==> run a: inputs <==
## top
module top(
        clk, reset, up, down, hsync, vsync, rgb, pmod_switch, pause_switch,
         MISO, SW, SS, MOSI, SCLK, LED, an, seg
    );
     input clk;
     input reset;
     input up;
     input down;
     input pmod_switch;
     input pause_switch;
     output hsync;
     output vsync;
     output [11:0] rgb;
     input MISO;					 
     input [2:0] SW;             
     output SS;                     
     output MOSI;                 
     output SCLK;                 
     output [2:0] LED;			 
     output [3:0] an;			 
     output [6:0] seg;             
     wire w_reset, w_up, w_down, w_vid_on, w_p_tick;
     wire [9:0] w_x, w_y;
     reg [11:0] rgb_reg;
     wire [11:0] rgb_next;
     wire SS;						 
     wire MOSI;                     
     wire SCLK;                     
     reg [2:0] LED;                 
     wire [3:0] an;                 
     wire [6:0] seg;             
     wire [7:0] sndData;
     wire sndRec;
     wire [39:0] jstkData;
     wire [9:0] posData;
     wire score;
     wire [3:0] dig0, dig1, dig2, dig3;
     reg d_inc, d_clr;
     PmodJSTK PmodJSTK_Int(
             .CLK(clk),
             .RST(reset),
             .sndRec(sndRec),
             .DIN(sndData),
             .MISO(MISO),
             .SS(SS),
             .SCLK(SCLK),
             .MOSI(MOSI),
             .DOUT(jstkData)
                 );
      clk5Hz genSndRec(
             .CLK(clk),
             .RST(reset),
             .CLKOUT(sndRec)
     );
      assign posData = {jstkData[25:24], jstkData[39:32]};
      assign sndData = {8'b100000, {SW[1], SW[2]}};
      always @(*) begin
              if(reset == 1'b1) begin
                      LED = 3'b000;
              end
              else begin
                      LED = {jstkData[1], {jstkData[2], jstkData[0]}};
              end
      end
     VGAdriver vga(.clk(clk), .reset(w_reset), .video_on(w_vid_on), .hsync(hsync), .vsync(vsync), .p_tick(w_p_tick), .x(w_x), .y(w_y));
     pixelGenerator pg(.clk(clk), .reset(w_reset), .up(w_up), .down(w_down),.video_on(w_vid_on), .x(w_x), .y(w_y), .switch(pmod_switch), .posdata(posData), .score(score), .pause(pause_switch), .rgb(rgb_next));
     debouncer btReset(.clk(clk), .btn_in(reset), .btn_out(w_reset));
     debouncer btnU(.clk(clk), .btn_in(up), .btn_out(w_up));
  ...
Settings: LEC_CHECK=0, CAP_MARGIN=25, CELL_PAD_IN_SITES_DETAIL_PLACEMENT=0, CORE_ASPECT_RATIO=1.05, CORE_MARGIN=2, CORE_UTILIZATION=32, CTS_CLUSTER_DIAMETER=155, GPL_ROUTABILITY_DRIVEN=1, MAX_ROUTING_LAYER=met4, MIN_ROUTING_LAYER=met2, PLACE_DENSITY_LB_ADDON=0.09, SLEW_MARGIN=20; clock period 3.0 ns.
run.sh (not shown) runs the stock make flow with config.mk's settings and CLKGATE_MAP_FILE=.
==> inputs of run b, as changes to run a <==
CAP_MARGIN = 20   (was 25)
CELL_PAD_IN_SITES_DETAIL_PLACEMENT = not set   (was 0)
CORE_ASPECT_RATIO = not set   (was 1.05)
CORE_UTILIZATION = 17   (was 32)
CTS_CLUSTER_DIAMETER = not set   (was 155)
GPL_ROUTABILITY_DRIVEN = not set   (was 1)
MAX_ROUTING_LAYER = not set   (was met4)
MIN_ROUTING_LAYER = not set   (was met2)
PLACE_DENSITY_LB_ADDON = not set   (was 0.09)
==> flow/constraint.sdc (replaced) <==
create_clock -name core_clock -period 13.7 [get_ports {clk}]
set_input_delay 2.7400 -clock core_clock [delete_from_list [all_inputs] [get_ports {clk}]]
set_output_delay 2.7400 -clock core_clock [all_outputs]
set_load 0.01 [all_outputs]
==> inputs of run c, as changes to run a <==
CAP_MARGIN = 20   (was 25)
CELL_PAD_IN_SITES_DETAIL_PLACEMENT = not set   (was 0)
CORE_ASPECT_RATIO = not set   (was 1.05)
CORE_UTILIZATION = 69   (was 32)
CTS_CLUSTER_DIAMETER = 54   (was 155)
GPL_ROUTABILITY_DRIVEN = not set   (was 1)
MAX_ROUTING_LAYER = not set   (was met4)
MIN_ROUTING_LAYER = not set   (was met2)
PLACE_DENSITY_LB_ADDON = not set   (was 0.09)
SETUP_SLACK_MARGIN = 0.76   (was not set)
==> flow/constraint.sdc (replaced) <==
create_clock -name core_clock -period 7.06 [get_ports {clk}]
set_input_delay 1.4120 -clock core_clock [delete_from_list [all_inputs] [get_ports {clk}]]
set_output_delay 1.4120 -clock core_clock [all_outputs]
set_load 0.01 [all_outputs]
==> comparison <==
Sequential power, lowest first: run b, run c, run a.
Against run a, the sequential share of layout area of run c is higher by 3.6 points.
The highest via count belongs to run a, the lowest to run b.
Of run b and run a, run a has the higher critical path depth (gap 11).
Run a finished but fails on negative setup slack. Run b ran to the end with no violations. Run c completed with no timing, DRC or antenna violations.
Register-to-register slack: run a < run c < run b.
Clock power, highest first: run a, run c, run b.
Clock skew: run b > run a > run c.
Worst setup slack: run a < run c < run b.
==> figures <==
| item | run a | run c | run b |
|---|---|---|---|
| Combinational fraction of design power | 2.4% | 2.2% | 2.3% |
| Final Worst Setup Slack | -0.3604 ns | 2.722 ns | 6.969 ns |
| Final routed wirelength across all metal layers | 37570 um | 30510 um | 31600 um |
| Clock Latency Late Sink | 0.56 ns | 0.55 ns | 0.58 ns |
| Global Route met3 Usage | 32.58% | 2.781% | 1.367% |
| Horizontal die dimension | 208.1 um | 146.4 um | 290.9 um |
| Share of total power in sequential cells | 44.9% | 47.1% | 49.3% |
| Pwr/cell area | 455.9 nW/um2 | 206.2 nW/um2 | 96.26 nW/um2 |
| Count of final setup violators | 19 | 0 | 0 |
| Run status | complete, but fails checks | complete, no violations | complete, no violations |
| Reasons for failing layout checks | negative setup slack | - | - |
| Critical path capture point type | register | register | output port |
| Share of the core filled by cells before placement | 32.38% | 69.85% | 17.10% |
| Transition at the pin with the smallest max-transition slack | 0.8849 ns | 1.008 ns | 0.8768 ns |
| Number of placed instances with taps included | 2267 | 1846 | 2647 |
| Clock buffer and inverter area fraction after layout | 6.502% | 6.861% | 5.648% |
| Reg-to-Reg End | gs.r_dig1[3] | gs.r_dig2[3] | gs.r_dig2[3] |
| First-pass GRT wire length | 59940 um | 51670 um | 53250 um |
Power figures rest on the tool's default switching activity, not on a simulated workload.
